Design iir_variable_filter, start of the top module:
module iir_variable_filter
#(
    parameter DATA_IN_WIDTH  = 16,
    parameter DATA_OUT_WIDTH = 32,
    parameter TAP_WIDTH      = 16,
    parameter FF_TAP_COUNT   = 4,
    parameter FB_TAP_COUNT   = 3,
    parameter NUM_LP_FILTERS = 20
)
(
    input  wire                               clk,
    input  wire                               reset_n,
    input  wire        [8:0]                  filter_index,
    input  wire signed [DATA_IN_WIDTH-1:0]    data_in,
    output wire signed [DATA_OUT_WIDTH-1:0]   data_out
);
Size: ~120 flip-flops, ~59 I/O pins, about 75,000 um2 of cells after synthesis.
clock: 8.18 ns
lec_check: 0
abc_area: 0
cap_margin: 20
core_margin: 2
core_utilization: 72
cts_cluster_diameter: 396
cts_cluster_size: 99
place_density: 0.42
setup_slack_margin: 2.39
slew_margin: 20
tns_end_percent: 5
run.sh (not shown) runs the stock make flow with config.mk's settings and CLKGATE_MAP_FILE=.
The starting point finished with setup timing left.
Change:
- ABC_AREA: 0 -> unset
- CAP_MARGIN: 20 -> 10
- CTS_CLUSTER_DIAMETER: 396 -> unset
- CTS_CLUSTER_SIZE: 99 -> unset
- PLACE_DENSITY: 0.42 -> unset
- SETUP_SLACK_MARGIN: 2.39 -> unset
- TNS_END_PERCENT: 5 -> unset
- clock period: 8.18 -> 13.0 ns (I/O delays scaled with it)
The new run produced a layout that fails on setup timing.
Cell count falls by 3.0%.
Area after synthesis is unchanged.
Hold slack gets worse by 0.22 ns.
Worst setup slack gets better by 4.0 ns.
Sequential cell count does not change.
Critical path depth falls by 1.
Wire length falls by 5.7%.
Register-to-register slack gets better by 4.6 ns.
First-iteration DRC count falls by 16%.
Clock-buffer cell count rises by 3.
Non-clock buffer count falls by 298.
Change:
- CAP_MARGIN: 10 -> 20
- CORE_UTILIZATION: 72 -> 60
- clock period: 13.0 -> 14.7 ns (I/O delays scaled with it)
What happened: The changed run ran to the end with no violations. Routed wire length decreases by 3.3%. Cell area decreases by 1.5%. Setup slack improves by 0.67 ns. Die area increases by 20%. Synthesized area is unchanged.
Change:
- CORE_UTILIZATION: 60 -> 40
- The changed run completed without violations
- design area went up slightly
- via count went down slightly
- setup slack is better by 0.057 ns

========
Starting RTL as in the previous note.
Settings: LEC_CHECK=0, ABC_AREA=1, CAP_MARGIN=5, CORE_ASPECT_RATIO=0.68, CORE_MARGIN=2, CORE_UTILIZATION=71, CTS_CLUSTER_DIAMETER=238, HOLD_SLACK_MARGIN=-0.09, SLEW_MARGIN=20; clock period 8.3 ns.
The first run completed and failed the layout checks on negative setup slack.
Edit:
- ABC_AREA: 1 -> unset
- CAP_MARGIN: 5 -> 20
- CORE_ASPECT_RATIO: 0.68 -> unset
- CORE_UTILIZATION: 71 -> 65
- CTS_CLUSTER_DIAMETER: 238 -> unset
- HOLD_SLACK_MARGIN: -0.09 -> unset
- clock period: 8.3 -> 16.0 ns (I/O delays scaled with it)
The new run went through all stages and came out clean.
Global-route usage came out lower by 15 points.
Die size went up by 9.7%.
Wire length drops by 22%.
Core utilization fell by 15 points.
Setup slack gains 4.0 ns.
Final cell count falls by 13%.
Final area decreases by 9.9%.

========
Starting RTL as in the previous note.
clock: 16.8 ns
lec_check: 0
cap_margin: 0
core_aspect_ratio: 0.5
core_margin: 6
core_utilization: 55
cts_cluster_diameter: 395
cts_cluster_size: 98
gpl_routability_driven: 0
gpl_timing_driven: 1
hold_slack_margin: -0.1
max_routing_layer: met4
min_routing_layer: met1
slew_margin: 5
tns_end_percent: 10
Rerun with:
CAP_MARGIN = 20   (was 0)
CORE_ASPECT_RATIO = not set   (was 0.5)
CORE_UTILIZATION = 72   (was 55)
CTS_CLUSTER_DIAMETER = 36   (was 395)
CTS_CLUSTER_SIZE = 37   (was 98)
GPL_ROUTABILITY_DRIVEN = not set   (was 0)
HOLD_SLACK_MARGIN = 0.24   (was -0.1)
PLACE_DENSITY = 0.64   (was not set)
SETUP_SLACK_MARGIN = -0.63   (was not set)
TNS_END_PERCENT = 25   (was 10)
clock period = 7.48 ns   (was 16.8 ns; I/O delays follow)
Now the flow ran to the end with violations: setup timing.
Worst hold slack gets better by 130 ps.
Utilization goes up by 25 points.
Wire length went up by 9.9%.
Rerun with:
CORE_UTILIZATION = 49   (was 72)
CTS_CLUSTER_DIAMETER = 168   (was 36)
CTS_CLUSTER_SIZE = 98   (was 37)
GPL_ROUTABILITY_DRIVEN = 0   (was not set)
PLACE_DENSITY = not set   (was 0.64)
PLACE_DENSITY_LB_ADDON = 0.3   (was not set)
SETUP_SLACK_MARGIN = not set   (was -0.63)
clock period = 16.8 ns   (was 7.48 ns; I/O delays follow)
Now the flow finished clean.
Setup slack improves by 5300 ps.
Worst hold slack degrades by 170 ps.
Via count is lower by about 10%.
Global-route usage is lower by 19 points.
Rerun with:
CTS_CLUSTER_DIAMETER = not set   (was 168)
CTS_CLUSTER_SIZE = not set   (was 98)
GPL_ROUTABILITY_DRIVEN = not set   (was 0)
PLACE_DENSITY_LB_ADDON = 0.0   (was 0.3)
SETUP_SLACK_MARGIN = 3.56   (was not set)
- The new run completed without violations
- area after synthesis stays the same
- wire length grows by 12%
- design area went up by 3.8%
- via count shrinks by 1.3%
- flip-flop count stays the same
- critical path depth fell by 9
- final cell count came out higher by 1.5%
Rerun with:
CORE_ASPECT_RATIO = 0.85   (was not set)
CORE_UTILIZATION = 72   (was 49)
CTS_CLUSTER_DIAMETER = 36   (was not set)
CTS_CLUSTER_SIZE = 37   (was not set)
PLACE_DENSITY = 0.64   (was not set)
PLACE_DENSITY_LB_ADDON = not set   (was 0.0)
SETUP_SLACK_MARGIN = 2.12   (was 3.56)
clock period = 10.6 ns   (was 16.8 ns; I/O delays follow)
Result:
- The changed run finished with setup timing left
- final area increases by 3.0%
- die size goes down by 31%
- routed wire length shrinks by 3.1%
- hold slack improves by 16 ps
- setup slack degrades by 5000 ps
- via count rose by 9.5%
- sequential cell count is unchanged
- final cell count fell by 1.8%

========
oak:
Starting RTL as in the previous note.
Settings: LEC_CHECK=0, ABC_AREA=1, CAP_MARGIN=15, CORE_ASPECT_RATIO=0.63, CORE_MARGIN=2, CORE_UTILIZATION=72, CTS_CLUSTER_DIAMETER=260, SETUP_SLACK_MARGIN=2.35, SLEW_MARGIN=20, TNS_END_PERCENT=15; clock period 8.18 ns.
What the final checks of oak revealed, after a flow that finished every stage, was a layout that fails on setup timing.
--- input diff oak..pine ---
--- a/flow/config.mk
+++ b/flow/config.mk
@@ -8,8 +8,7 @@
 export ABC_AREA = 1
 export CAP_MARGIN = 15
-export CORE_ASPECT_RATIO = 0.63
 export CORE_MARGIN = 2
 export CORE_UTILIZATION = 72
-export CTS_CLUSTER_DIAMETER = 260
+export CTS_CLUSTER_DIAMETER = 394
 export SETUP_SLACK_MARGIN = 2.35
 export SLEW_MARGIN = 20
Notes after the runs:
- In pine the implementation ran to completion but is not tape-out ready, as the final checks report setup timing.
- pine vs oak — final design area excluding fillers dropped slightly
- Setup slack in pine is smaller than in oak.
- Route | pine vs oak | wire shorter in pine
- Between pine and oak, the multi-input gate share of total cell area figures differ only marginally.
- As far as synthesized cell count goes, oak and pine are indistinguishable; the numbers are identical.
- Compared to oak, pine has share of the clock period used by the worst path after layout 4.9 points higher.
What birch does differently from pine at the input level:
--- a/flow/config.mk
+++ b/flow/config.mk
@@ -10,6 +10,10 @@
 export CORE_MARGIN = 2
 export CORE_UTILIZATION = 72
-export CTS_CLUSTER_DIAMETER = 394
-export SETUP_SLACK_MARGIN = 2.35
-export SLEW_MARGIN = 20
-export TNS_END_PERCENT = 15
+export CTS_CLUSTER_DIAMETER = 235
+export GPL_TIMING_DRIVEN = 1
+export HOLD_SLACK_MARGIN = -0.05
+export MAX_ROUTING_LAYER = met4
+export MIN_ROUTING_LAYER = met1
+export SETUP_SLACK_MARGIN = 1.98
+export SLEW_MARGIN = 5
+export TNS_END_PERCENT = 25
Results
birch and pine ended up with nearly the same via count.
Between pine and birch, the number of standard cells in the final layout excluding fillers does not differ in any meaningful way.
birch: all stages done; final checks FAILED (setup timing).
birch -> pine: clock-pin slew reported for the worst setup and hold paths after clock tree synthesis flat
pine → birch: simple-gate area share of the yosys netlist level.

========
== wip/xenon ==
iir_variable_filter again, from the RTL that the note above started with.
Design iir_variable_filter, start of the top module:
module iir_variable_filter
#(
    parameter DATA_IN_WIDTH  = 16,
    parameter DATA_OUT_WIDTH = 32,
    parameter TAP_WIDTH      = 16,
    parameter FF_TAP_COUNT   = 4,
    parameter FB_TAP_COUNT   = 3,
    parameter NUM_LP_FILTERS = 20
)
(
    input  wire                               clk,
    input  wire                               reset_n,
    input  wire        [8:0]                  filter_index,
    input  wire signed [DATA_IN_WIDTH-1:0]    data_in,
    output wire signed [DATA_OUT_WIDTH-1:0]   data_out
);
make LEC_CHECK=0 ABC_AREA=1 CAP_MARGIN=20 CORE_MARGIN=2 CORE_UTILIZATION=62 CTS_CLUSTER_DIAMETER=393 CTS_CLUSTER_SIZE=95 SLEW_MARGIN=20 finish   # period 3.54 ns
Status wip/xenon: flow complete, layout not clean - negative setup slack
> inputs changed (wip/xenon -> wip/onyx)
diff --git a/flow/config.mk b/flow/config.mk
--- a/flow/config.mk
+++ b/flow/config.mk
@@ -6,9 +6,6 @@
 export NUM_CORES = 4
 export LEC_CHECK = 0
-export ABC_AREA = 1
 export CAP_MARGIN = 20
 export CORE_MARGIN = 2
-export CORE_UTILIZATION = 62
-export CTS_CLUSTER_DIAMETER = 393
-export CTS_CLUSTER_SIZE = 95
+export CORE_UTILIZATION = 40
 export SLEW_MARGIN = 20
==> flow/constraint.sdc <==
create_clock -name core_clock -period 15.0 [get_ports {clk}]
set_input_delay 3.0000 -clock core_clock [delete_from_list [all_inputs] [get_ports {clk}]]
set_output_delay 3.0000 -clock core_clock [all_outputs]
set_load 0.01 [all_outputs]
--- outcome ---
No stage failed in wip/onyx, and the final checks on the layout all came back clean. Layout checks on wip/xenon: not met. Flow itself completed; violations: negative setup slack. Lower synthesized cell count among wip/xenon and wip/onyx: wip/onyx. [wip/onyx] final clock period utilization by the worst path fell 200 points relative to wip/xenon. wip/onyx vs wip/xenon: count of instantiated cells in the yosys netlist down in wip/onyx. Per the comparison of wip/onyx with wip/xenon, required time of the worst setup path higher, fraction of area in clock buffers and inverters roughly the same, final setup slack of the worst path higher, area figure in the yosys stat output higher. Diff wip/xenon -> wip/onyx: number of filler instances in the final layout +about 110%.
--- input diff wip/onyx..wip/lagoon ---
diff --git a/flow/config.mk b/flow/config.mk
--- a/flow/config.mk
+++ b/flow/config.mk
@@ -7,5 +7,10 @@
 export LEC_CHECK = 0
 export CAP_MARGIN = 20
-export CORE_MARGIN = 2
-export CORE_UTILIZATION = 40
+export CORE_ASPECT_RATIO = 0.5
+export CORE_MARGIN = 4
+export CORE_UTILIZATION = 63
+export CTS_CLUSTER_DIAMETER = 393
+export CTS_CLUSTER_SIZE = 98
+export GPL_ROUTABILITY_DRIVEN = 0
 export SLEW_MARGIN = 20
+export TNS_END_PERCENT = 5
Findings:
- Maximum fanout along the worst path was lower in wip/onyx than in wip/lagoon.
- Sequential cell area share of wip/onyx is on par with wip/lagoon.
- wip/lagoon against wip/onyx: core utilization went up 25 points, mean routed wirelength per cell higher.
